==> inputs of v36 <==
==> flow/design.v <==
module segdec(input logic [3:0] in, output logic [6:0] out);
	always_comb
	begin
		case (in)
			4'b0000 :
				out = 7'b0111111;  
			4'b0001 :
				out = 7'b0000110;  
			4'b0010 :
				out = 7'b1011011;  
			4'b0011 :
				out = 7'b1001111;  
			4'b0100 :
				out = 7'b1100110;  
			4'b0101 :
				out = 7'b1101101;  
			4'b0110 :
				out = 7'b1111100;  
			4'b0111 :
				out = 7'b0000111;  
			4'b1000 :
				out = 7'b1111111;  
			4'b1001 :
				out = 7'b1100111;  
			4'b1010 :
				out = 7'b1000000;
			default :
				out = 7'b0000000;
    		endcase
	end
endmodule
module bin_to_bcd(input logic [7:0] in, output logic [3:0][6:0] disp);
logic[3:0] sign_num, units, tens, hundreds;
logic[7:0] num;
logic sign;
always_comb
begin
	sign = in[$high(in)];
	if(sign)  
		num = 0 - in;
	else
		num = in;
	hundreds = num / 100;
	num = num - (hundreds)*100;  
	tens = num / 10;
	num = num - (tens)*10;  
	units = num;
end
always_comb
	if(sign)
		sign_num = 4'hA;
	else
		sign_num = 4'hF;
segdec signdec
(
	.in(sign_num),
	.out(disp[3])
);
segdec hundreddec
(
	.in(hundreds),
	.out(disp[2])
);
segdec tendec
(
	.in(tens),
	.out(disp[1])
);
segdec unitdec
(
	.in(units),
	.out(disp[0])
);
endmodule
module debounce #(parameter int COUNT=500000) (input logic clk, signal_in, output logic signal_out);
logic prev_signal;
int unsigned cnt;
always_ff @(posedge clk)
begin
	if(prev_signal != signal_in)
	begin
		cnt <= 0;  
	end
	else if(cnt >= COUNT)
	begin
		cnt <= 0;  
		signal_out <= signal_in;
	end
	else
	begin
		cnt <= cnt +1;
	end
	prev_signal <= signal_in;
end
endmodule
module read_sm(input logic clk, reset_n, handshake, run, output logic read, done);
enum {HALT, WAIT_1, WAIT_0, DONE} state;
always_ff @(posedge clk, negedge reset_n)
begin
	if(!reset_n)
	begin
		state <= HALT;
		read <= 0;
	end
	else
	begin
		read <= 0;
		unique case(state)
			HALT : if(run) state <= WAIT_1;
			WAIT_1 :
			begin
				if(handshake)
				begin
					state <= WAIT_0;
					read <= '1;  
				end
			end
			WAIT_0 : if(!handshake) state <= DONE;
			DONE : state <= HALT;
		endcase
	end
end
always_comb
	if(state == DONE)
		done = 1;
	else
		done = 0;
endmodule
module sm(input logic clk, input logic [10-1:0] SW, input logic [8-1:0] re_res, im_res, output logic [8-1:0] LED, output logic [8-1:0] re_a, im_a, re_q, im_q);
typedef enum {REAL_A, IMAG_A, REAL_Q, IMAG_Q, DISP_REAL, DISP_IMAG} stateType;
stateType state;
logic reset_n;
logic handshake;
logic [8-1:0] data_in;
always_comb
begin
	reset_n = SW[$high(SW)];
	handshake = SW[$high(SW) -1];
	data_in =  SW[$high(SW) -2 : $low(SW)];
end
logic read_run, read_trigger, read_done;
read_sm re_sm0
(
	.clk(clk),
	.reset_n(reset_n),
	.handshake(handshake),
	.run(read_run),
	.read(read_trigger),
	.done(read_done)
);
always_comb
	read_run = (state == REAL_A) || (state == IMAG_A) || (state == REAL_Q) || (state == IMAG_Q);
always_ff @(posedge clk, negedge reset_n)
begin
	if(!reset_n)
		state <= REAL_A;
	else
	begin
		unique case(state)
			REAL_A: if(read_done) state <= IMAG_A;
			IMAG_A: if(read_done) state <= REAL_Q;
			REAL_Q: if(read_done) state <= IMAG_Q;
			IMAG_Q: if(read_done) state <= DISP_REAL;
			DISP_REAL : if(handshake == 1) state <= DISP_IMAG;
			DISP_IMAG : if(handshake == 0) state <= REAL_A;
		endcase
	end
end
always_ff @(posedge clk)
begin
	if(read_trigger)
	begin
		unique case(state)
			REAL_A: re_a <= data_in;
			IMAG_A: im_a <= data_in;
			REAL_Q: re_q <= data_in;
			IMAG_Q: im_q <= data_in;
			default: ;
		endcase
	end
end
always_comb
begin
	if(state == DISP_REAL)
		LED = re_res;
	else if(state == DISP_IMAG)
		LED = im_res;
	else
		LED = '0;
end
endmodule
module mult(input logic signed [(2*8 -1)-1:0] re_x, im_x, re_y, im_y, output logic signed [2*(2*8 -1)-1:0] re_z, im_z);
logic signed [(2*8 -1)-1:0] a,b,c,d;
always_comb
begin
	a = re_x;
	b = im_x;
	c = re_y;
	d = im_y;
end
logic signed [2*(2*8 -1)-1:0] ac, bd, ad, bc;
always_comb
begin
	ac = a*c;
	bd = b*d;
	ad = a*d;
	bc = b*c;
	re_z = ac - bd;
	im_z = ad + bc;
end
endmodule
module cmplx_mult(
input logic clk,
input logic [10-1:0] switches,
output logic [8-1:0] LED,
output logic [6:0] HEX0,
output logic [6:0] HEX1,
output logic [6:0] HEX2,
output logic [6:0] HEX3,
output logic [6:0] HEX4,
output logic [6:0] HEX5,
output logic [6:0] HEX6,
output logic [6:0] HEX7);
logic [8-1:0] re_a, im_a, re_q, im_q;
logic [8-1:0] re_res, im_res;
logic [10-1:0] SW;
always_comb
	SW[$high(SW)-2:$low(SW)] = switches[$high(switches)-2:$low(switches)];
debounce #(.COUNT(1000)) db0
(
	.clk(clk),
	.signal_in(switches[$high(switches)]),
	.signal_out(SW[$high(SW)])
);
debounce #(.COUNT(1000)) db1
(
	.clk(clk),
	.signal_in(switches[$high(switches)-1]),
	.signal_out(SW[$high(SW)-1])
);
sm sm0 (.*);
logic signed [(2*8 -1)-1:0] re_x, im_x, re_y, im_y;
logic signed [2*(2*8 -1)-1:0] re_z, im_z;
localparam INPUT_SHIFT = (2*8 -1) - 8;
localparam OUTPUT_LOW = 2*INPUT_SHIFT -1;
localparam OUTPUT_HIGH = OUTPUT_LOW + 8 -1;
always_comb
begin
	re_x = $signed(re_a);
	im_x = $signed(im_a);
	re_y = $signed(re_q) << INPUT_SHIFT;
	im_y = $signed(im_q) << INPUT_SHIFT;
	re_res = re_z[OUTPUT_HIGH : OUTPUT_LOW];
	im_res = im_z[OUTPUT_HIGH : OUTPUT_LOW];
end
mult mult0
(.*);
logic [3:0][6:0] sw_hex;
always_comb
begin
	HEX0 = ~ sw_hex[0];  
	HEX1 = ~ sw_hex[1];  
	HEX2 = ~ sw_hex[2];  
	HEX3 = ~ sw_hex[3];  
end
bin_to_bcd sw_disp
(
	.in(SW[7:0]),
	.disp(sw_hex)
);
logic [3:0][6:0] led_hex;
always_comb
begin
	HEX4 = ~ led_hex[0];  
	HEX5 = ~ led_hex[1];  
	HEX6 = ~ led_hex[2];  
	HEX7 = ~ led_hex[3];  
end
bin_to_bcd led_disp
(
	.in(LED),
	.disp(led_hex)
);
endmodule
==> flow/run.sh <==
#!/bin/bash
# the make line also repeats each setting of config.mk as NAME=value (left out here)
make -C /OpenROAD-flow-scripts/flow DESIGN_CONFIG=/design/flow/config.mk WORK_HOME=/design/flow/orfs CLKGATE_MAP_FILE= finish
==> flow/config.mk <==
export PLATFORM = sky130hd
export DESIGN_NAME = cmplx_mult
export DESIGN_NICKNAME = cmplx_mult
export VERILOG_FILES = /design/flow/design.v
export SDC_FILE = /design/flow/constraint.sdc
export NUM_CORES = 4
export LEC_CHECK = 0
export ABC_AREA = 1
export CAP_MARGIN = 20
export CORE_ASPECT_RATIO = 0.5
export CORE_MARGIN = 2
export CORE_UTILIZATION = 72
export CTS_CLUSTER_DIAMETER = 398
export CTS_CLUSTER_SIZE = 100
export PLACE_DENSITY_LB_ADDON = 0.0
export SETUP_SLACK_MARGIN = 2.92
export SLEW_MARGIN = 20
export TNS_END_PERCENT = 10
==> flow/constraint.sdc <==
create_clock -name core_clock -period 10.0 [get_ports {clk}]
set_input_delay 2.0000 -clock core_clock [delete_from_list [all_inputs] [get_ports {clk}]]
set_output_delay 2.0000 -clock core_clock [all_outputs]
set_load 0.01 [all_outputs]
==> v7 (differences from v36) <==
Settings changed: CORE_ASPECT_RATIO 0.5 to not set, CORE_UTILIZATION 72 to 65, CTS_CLUSTER_DIAMETER 398 to not set, CTS_CLUSTER_SIZE 100 to not set, HOLD_SLACK_MARGIN set to 0.29, PLACE_DENSITY set to 0.6, PLACE_DENSITY_LB_ADDON 0.0 to not set, SETUP_SLACK_MARGIN 2.92 to not set, TNS_END_PERCENT 10 to not set.
==> flow/constraint.sdc (replaced) <==
create_clock -name core_clock -period 12.6 [get_ports {clk}]
set_input_delay 2.5200 -clock core_clock [delete_from_list [all_inputs] [get_ports {clk}]]
set_output_delay 2.5200 -clock core_clock [all_outputs]
set_load 0.01 [all_outputs]
==> v37 (differences from v36) <==
Settings changed: CORE_ASPECT_RATIO 0.5 to not set, CTS_CLUSTER_DIAMETER 398 to 359, CTS_CLUSTER_SIZE 100 to 15, PLACE_DENSITY_LB_ADDON 0.0 to 0.05, SETUP_SLACK_MARGIN 2.92 to -0.4, TNS_END_PERCENT 10 to not set.
==> flow/constraint.sdc (replaced) <==
create_clock -name core_clock -period 8.24 [get_ports {clk}]
set_input_delay 1.6480 -clock core_clock [delete_from_list [all_inputs] [get_ports {clk}]]
set_output_delay 1.6480 -clock core_clock [all_outputs]
set_load 0.01 [all_outputs]
==> results <==
| item | v7 | v36 | v37 |
|---|---|---|---|
| Number of buffers inserted during clock tree synthesis | 9 | 9 | - |
| Standard cell area after detailed placement | 20100 um2 | 20600 um2 | 20800 um2 |
| Vertical die size | 165 um | 112 um | 157 um |
| Starting Density | 66.6% | 73.6% | 72.6% |
| Chip width | 165 um | 221 um | 157 um |
| H-Tree Depth | 3 | 3 | - |
| Number of placed cells counting well taps | 2990 | 3027 | 3048 |
| Status | failed layout checks | stopped before the end | stopped before the end |
| Stage where the flow stopped | - | global routing (5_1_grt) | clock tree synthesis (4_1_cts) |
| Violated checks | setup timing | - | - |
| CTS Hold Bufs | 1 | 0 | - |
| Number of gates resized after CTS | 163 | 192 | - |
| DP Wirelength | 34900 um | 39400 um | 41700 um |
| DIE AREA | 27300 um2 | 24800 um2 | 24700 um2 |
| CTS Root Cell | clkbuf_16 | clkbuf_16 | - |
| Area of the core | 25300 um2 | 22900 um2 | 23300 um2 |
| Placement Setup Slack | -0.981 ns | -3.19 ns | -4.62 ns |
